Design Top_1553B_APB, start of the top module:
module Top_1553B_APB
(
  APB_CLK,
  APB_RESETn,
  APB_RDATA,
  APB_READY,
  APB_SLVERR,
  APB_STRB,
  APB_PROT, 
  APB_ADDR,
  APB_ENABLE,
  APB_WRITE,
  APB_WDATA,
  APB_SEL,
  rx0_1553,
  tx0_1553,
  tx0_en,
  rx1_1553,
  tx1_1553,
  tx1_en
);
localparam DATAWIDTH = 32;
localparam APB_STRB_WIDTH = 8;
localparam REGSNUM = 8;
localparam REGS_ADDRWIDTH = 3;
input                               APB_CLK;
input                               APB_RESETn;
output [DATAWIDTH-1 : 0]            APB_RDATA;
output                              APB_READY;
output                              APB_SLVERR;
input  [APB_STRB_WIDTH-1 : 0]       APB_STRB;
input  [2 : 0]                      APB_PROT;
input  [DATAWIDTH-1 : 0]            APB_ADDR;
input                               APB_ENABLE;
input                               APB_WRITE;
input  [DATAWIDTH-1 : 0]            APB_WDATA;
input                               APB_SEL;
input     [1:0] rx0_1553;
output    [1:0] tx0_1553;
output    tx0_en;
input     [1:0] rx1_1553;
output    [1:0] tx1_1553;
output    tx1_en;
wire [DATAWIDTH*REGSNUM-1 : 0]    RegsDataOut;
wire [DATAWIDTH*REGSNUM-1 : 0]    RegsDataIn;
wire                              beWrdOut;
wire                              beReadOut;
wire [REGS_ADDRWIDTH-1 : 0]       RegsAddrOut;
APB_Slave_Interface#(
    .DATAWIDTH  (DATAWIDTH),
    .REGSNUM    (REGSNUM)
)APB_Inter_inst(
    .APB_CLK(APB_CLK),
    .APB_RESETn(APB_RESETn),
    .APB_RDATA(APB_RDATA),
    .APB_READY(APB_READY),
    .APB_SLVERR(APB_SLVERR),
    .APB_STRB(APB_STRB),
    .APB_PROT(APB_PROT), 
    .APB_ADDR(APB_ADDR),
    .APB_ENABLE(APB_ENABLE),
    .APB_WRITE(APB_WRITE),
    .APB_WDATA(APB_WDATA),
    .APB_SEL(APB_SEL),
    .RegsDataOut (RegsDataOut),
    .RegsDataIn  (RegsDataIn),
    .beWrdOut    (beWrdOut),
    .beReadOut   (beReadOut),
    .RegsAddrOut (RegsAddrOut)
);
wire [DATAWIDTH-1:0] rxreg_one_read;
  ...
Size: ~1700 flip-flops, about 120 I/O pins.
make LEC_CHECK=0 ABC_AREA=0 CAP_MARGIN=20 CELL_PAD_IN_SITES_DETAIL_PLACEMENT=0 CORE_MARGIN=2 CORE_UTILIZATION=72 CTS_CLUSTER_DIAMETER=380 CTS_CLUSTER_SIZE=20 GPL_ROUTABILITY_DRIVEN=0 GPL_TIMING_DRIVEN=1 MAX_ROUTING_LAYER=met5 MIN_ROUTING_LAYER=met1 PLACE_DENSITY_LB_ADDON=0.03 SETUP_SLACK_MARGIN=0.68 SLEW_MARGIN=20 finish   # period 2.33 ns
run.sh (not shown) runs the stock make flow with config.mk's settings and CLKGATE_MAP_FILE=.
The first run reached the layout checks and failed them: negative setup slack.
Edit:
Settings changed: ABC_AREA 0 to 1, CAP_MARGIN 20 to 0, CTS_CLUSTER_DIAMETER 380 to 346, CTS_CLUSTER_SIZE 20 to 15, PLACE_DENSITY set to 0.65, PLACE_DENSITY_LB_ADDON 0.03 to unset, SETUP_SLACK_MARGIN 0.68 to -0.15.
Result: The changed run finished but failed the layout checks on negative setup slack; register-to-register slack is better by 470 ps; sequential share of layout area falls by 0.52 points; setup slack improved by 470 ps; count of clock-buffer cells in the layout is higher by 35; power went up by about a fifth; core utilization came out lower by 3.5 points; flip-flop count does not change; hold slack improves by 200 ps.

* * *

Setup of run 1:
Top_1553B_APB again, from the RTL that the note above started with.
==> flow/config.mk <==
export PLATFORM = sky130hd
export DESIGN_NAME = Top_1553B_APB
export DESIGN_NICKNAME = Top_1553B_APB
export VERILOG_FILES = /design/flow/design.v
export SDC_FILE = /design/flow/constraint.sdc
export NUM_CORES = 4
export LEC_CHECK = 0
export ABC_AREA = 0
export CAP_MARGIN = 20
export CELL_PAD_IN_SITES_DETAIL_PLACEMENT = 0
export CORE_MARGIN = 2
export CORE_UTILIZATION = 72
export CTS_CLUSTER_SIZE = 20
export GPL_ROUTABILITY_DRIVEN = 0
export GPL_TIMING_DRIVEN = 1
export MAX_ROUTING_LAYER = met5
export MIN_ROUTING_LAYER = met1
export PLACE_DENSITY = 0.38
export SETUP_SLACK_MARGIN = -0.21
export SLEW_MARGIN = 20
==> flow/constraint.sdc <==
create_clock -name core_clock -period 2.33 [get_ports {APB_CLK}]
set_input_delay 0.4660 -clock core_clock [delete_from_list [all_inputs] [get_ports {APB_CLK}]]
set_output_delay 0.4660 -clock core_clock [all_outputs]
set_load 0.01 [all_outputs]
Ran to the end and failed final checks on negative setup slack: run 1.
Changes in run 2 relative to run 1:
# run 1
export LEC_CHECK = 0
export ABC_AREA = 0
export CAP_MARGIN = 20
export CELL_PAD_IN_SITES_DETAIL_PLACEMENT = 0
export CORE_MARGIN = 2
export CORE_UTILIZATION = 72
export CTS_CLUSTER_SIZE = 20
export GPL_ROUTABILITY_DRIVEN = 0
export GPL_TIMING_DRIVEN = 1
export MAX_ROUTING_LAYER = met5
export MIN_ROUTING_LAYER = met1
export PLACE_DENSITY = 0.38
export SETUP_SLACK_MARGIN = -0.21
export SLEW_MARGIN = 20
create_clock -name core_clock -period 2.33 [get_ports {APB_CLK}]
# run 2
export LEC_CHECK = 0
export CAP_MARGIN = 20
export CORE_MARGIN = 2
export CORE_UTILIZATION = 71
export CTS_CLUSTER_SIZE = 46
export PLACE_DENSITY_LB_ADDON = 0.0
export SETUP_SLACK_MARGIN = 0.66
export SLEW_MARGIN = 20
export TNS_END_PERCENT = 70
create_clock -name core_clock -period 2.33 [get_ports {APB_CLK}]
Findings:
- Ran to the end and failed final checks on negative setup slack: run 2.
- Changes observed in run 2 relative to run 1: placement-stage cell area +about 0.8%; final routed wirelength across all metal layers has increased; peak supply drop shows an increase of 18%.
- Top layer used by detailed routing = met4: run 1; top layer used by detailed routing = met5: run 2
- When run 2 is set beside run 1, its cell count turns out to be 4.3% larger.
- Going from run 1 to run 2, via count up about 17%; global-route usage up 7.5 points; final period demand of the worst path up 0.34 ns.
Changes in run 3 relative to run 2:
# run 2
export LEC_CHECK = 0
export CAP_MARGIN = 20
export CORE_MARGIN = 2
export CORE_UTILIZATION = 71
export CTS_CLUSTER_SIZE = 46
export PLACE_DENSITY_LB_ADDON = 0.0
export SETUP_SLACK_MARGIN = 0.66
export SLEW_MARGIN = 20
export TNS_END_PERCENT = 70
create_clock -name core_clock -period 2.33 [get_ports {APB_CLK}]
# run 3
export LEC_CHECK = 0
export CAP_MARGIN = 20
export CORE_MARGIN = 2
export CORE_UTILIZATION = 57
export SLEW_MARGIN = 20
create_clock -name core_clock -period 5.25 [get_ports {APB_CLK}]
==> comparison <==
Of run 2 and run 3, just one finished clean: run 3.
From run 2 to run 3 the numbers moved as follows: critical path's largest stage delay fell 0.05 ns; met1 capacity usage during global routing fell 21 points.
Compared with run 2, in run 3 chip height moved up, total of flip-flops plus latches after synthesis level, share of the clock period used by the worst path after layout moved down, clock group share of total power moved up, signed area change from the synthesized netlist to the final layout moved down.
When run 3 is set beside run 2, its fraction of standard cell area that is sequential turns out to be 5.8 points larger.
Uppermost metal layer occupied by signal nets: met4 -> run 3, met5 -> run 2
Maximum number of pins on one net before global-route repair: higher on run 2
Multi-input logic portion of the cell area in run 3 vs run 2: down 0.20 points
Compared run 3 vs run 2, and combinational group share of total power is down in run 3.
Input-level comparison between run 4 and run 3:
# run 3
export LEC_CHECK = 0
export CAP_MARGIN = 20
export CORE_MARGIN = 2
export CORE_UTILIZATION = 57
export SLEW_MARGIN = 20
create_clock -name core_clock -period 5.25 [get_ports {APB_CLK}]
# run 4
export LEC_CHECK = 0
export CAP_MARGIN = 20
export CORE_MARGIN = 2
export CORE_UTILIZATION = 70
export CTS_CLUSTER_SIZE = 17
export SLEW_MARGIN = 20
create_clock -name core_clock -period 2.49 [get_ports {APB_CLK}]
==> comparison <==
Run 4 finished all stages; layout check result: FAIL, due to negative setup slack.
[compare] base=run 3 new=run 4: clock-buffer cell count moved up, minimum setup slack after placement moved down, data arrival time of the worst path moved down, met3 track demand over resource in global routing moved up.
From run 3 to run 4 the numbers moved as follows: end-of-flow core utilization higher, final instance area went up by 2300 µm², final tally of setup violations +6.
### run 4 -> run 5
# run 4
export LEC_CHECK = 0
export CAP_MARGIN = 20
export CORE_MARGIN = 2
export CORE_UTILIZATION = 70
export CTS_CLUSTER_SIZE = 17
export SLEW_MARGIN = 20
create_clock -name core_clock -period 2.49 [get_ports {APB_CLK}]
# run 5
export LEC_CHECK = 0
export CAP_MARGIN = 20
export CORE_MARGIN = 2
export CORE_UTILIZATION = 40
export SLEW_MARGIN = 20
create_clock -name core_clock -period 4.19 [get_ports {APB_CLK}]
## What came out
- Run 5 does worse than run 4 on worst hold slack.
- Re multi-input logic area: run 4 was higher than run 5.
- Net switching share of the total power (lower): run 4
- As far as xor and xnor fraction of the mapped netlist area is concerned, run 5 and run 4 perform about the same.
- Clock period minus worst slack: run 5 worse than run 4
- Run 5 finished every stage and its layout cleared the timing, DRC and antenna checks.
- Run comparison: run 4 cell with the biggest individual delay on the critical path sky130_fd_sc_hd__dfrtp_1; run 5 cell with the biggest individual delay on the critical path sky130_fd_sc_hd__nand3_1
- Maximum frequency, run 5 vs run 4: down by more than a quarter
What run 6 does differently from run 5 at the input level:
# run 5
export LEC_CHECK = 0
export CAP_MARGIN = 20
export CORE_MARGIN = 2
export CORE_UTILIZATION = 40
export SLEW_MARGIN = 20
create_clock -name core_clock -period 4.19 [get_ports {APB_CLK}]
# run 6
export LEC_CHECK = 0
export CAP_MARGIN = 20
export CORE_MARGIN = 2
export CORE_UTILIZATION = 72
export MAX_ROUTING_LAYER = met4
export SLEW_MARGIN = 20
create_clock -name core_clock -period 7.19 [get_ports {APB_CLK}]
Notes after the runs:
Of run 5 and run 6, the run reporting the higher number of well taps was run 5.
The flip-flop and latch share of the layout cell area in run 6 sits 1.9 points above the value recorded for run 5.
The worst hold slack across all endpoints of run 6 is higher than that of run 5.
Buffering overhead (lower): run 6
Run 5 -> run 6: area of all placed cells without fillers decreased by a few percent
Power is estimated from default activity; no workload was simulated.
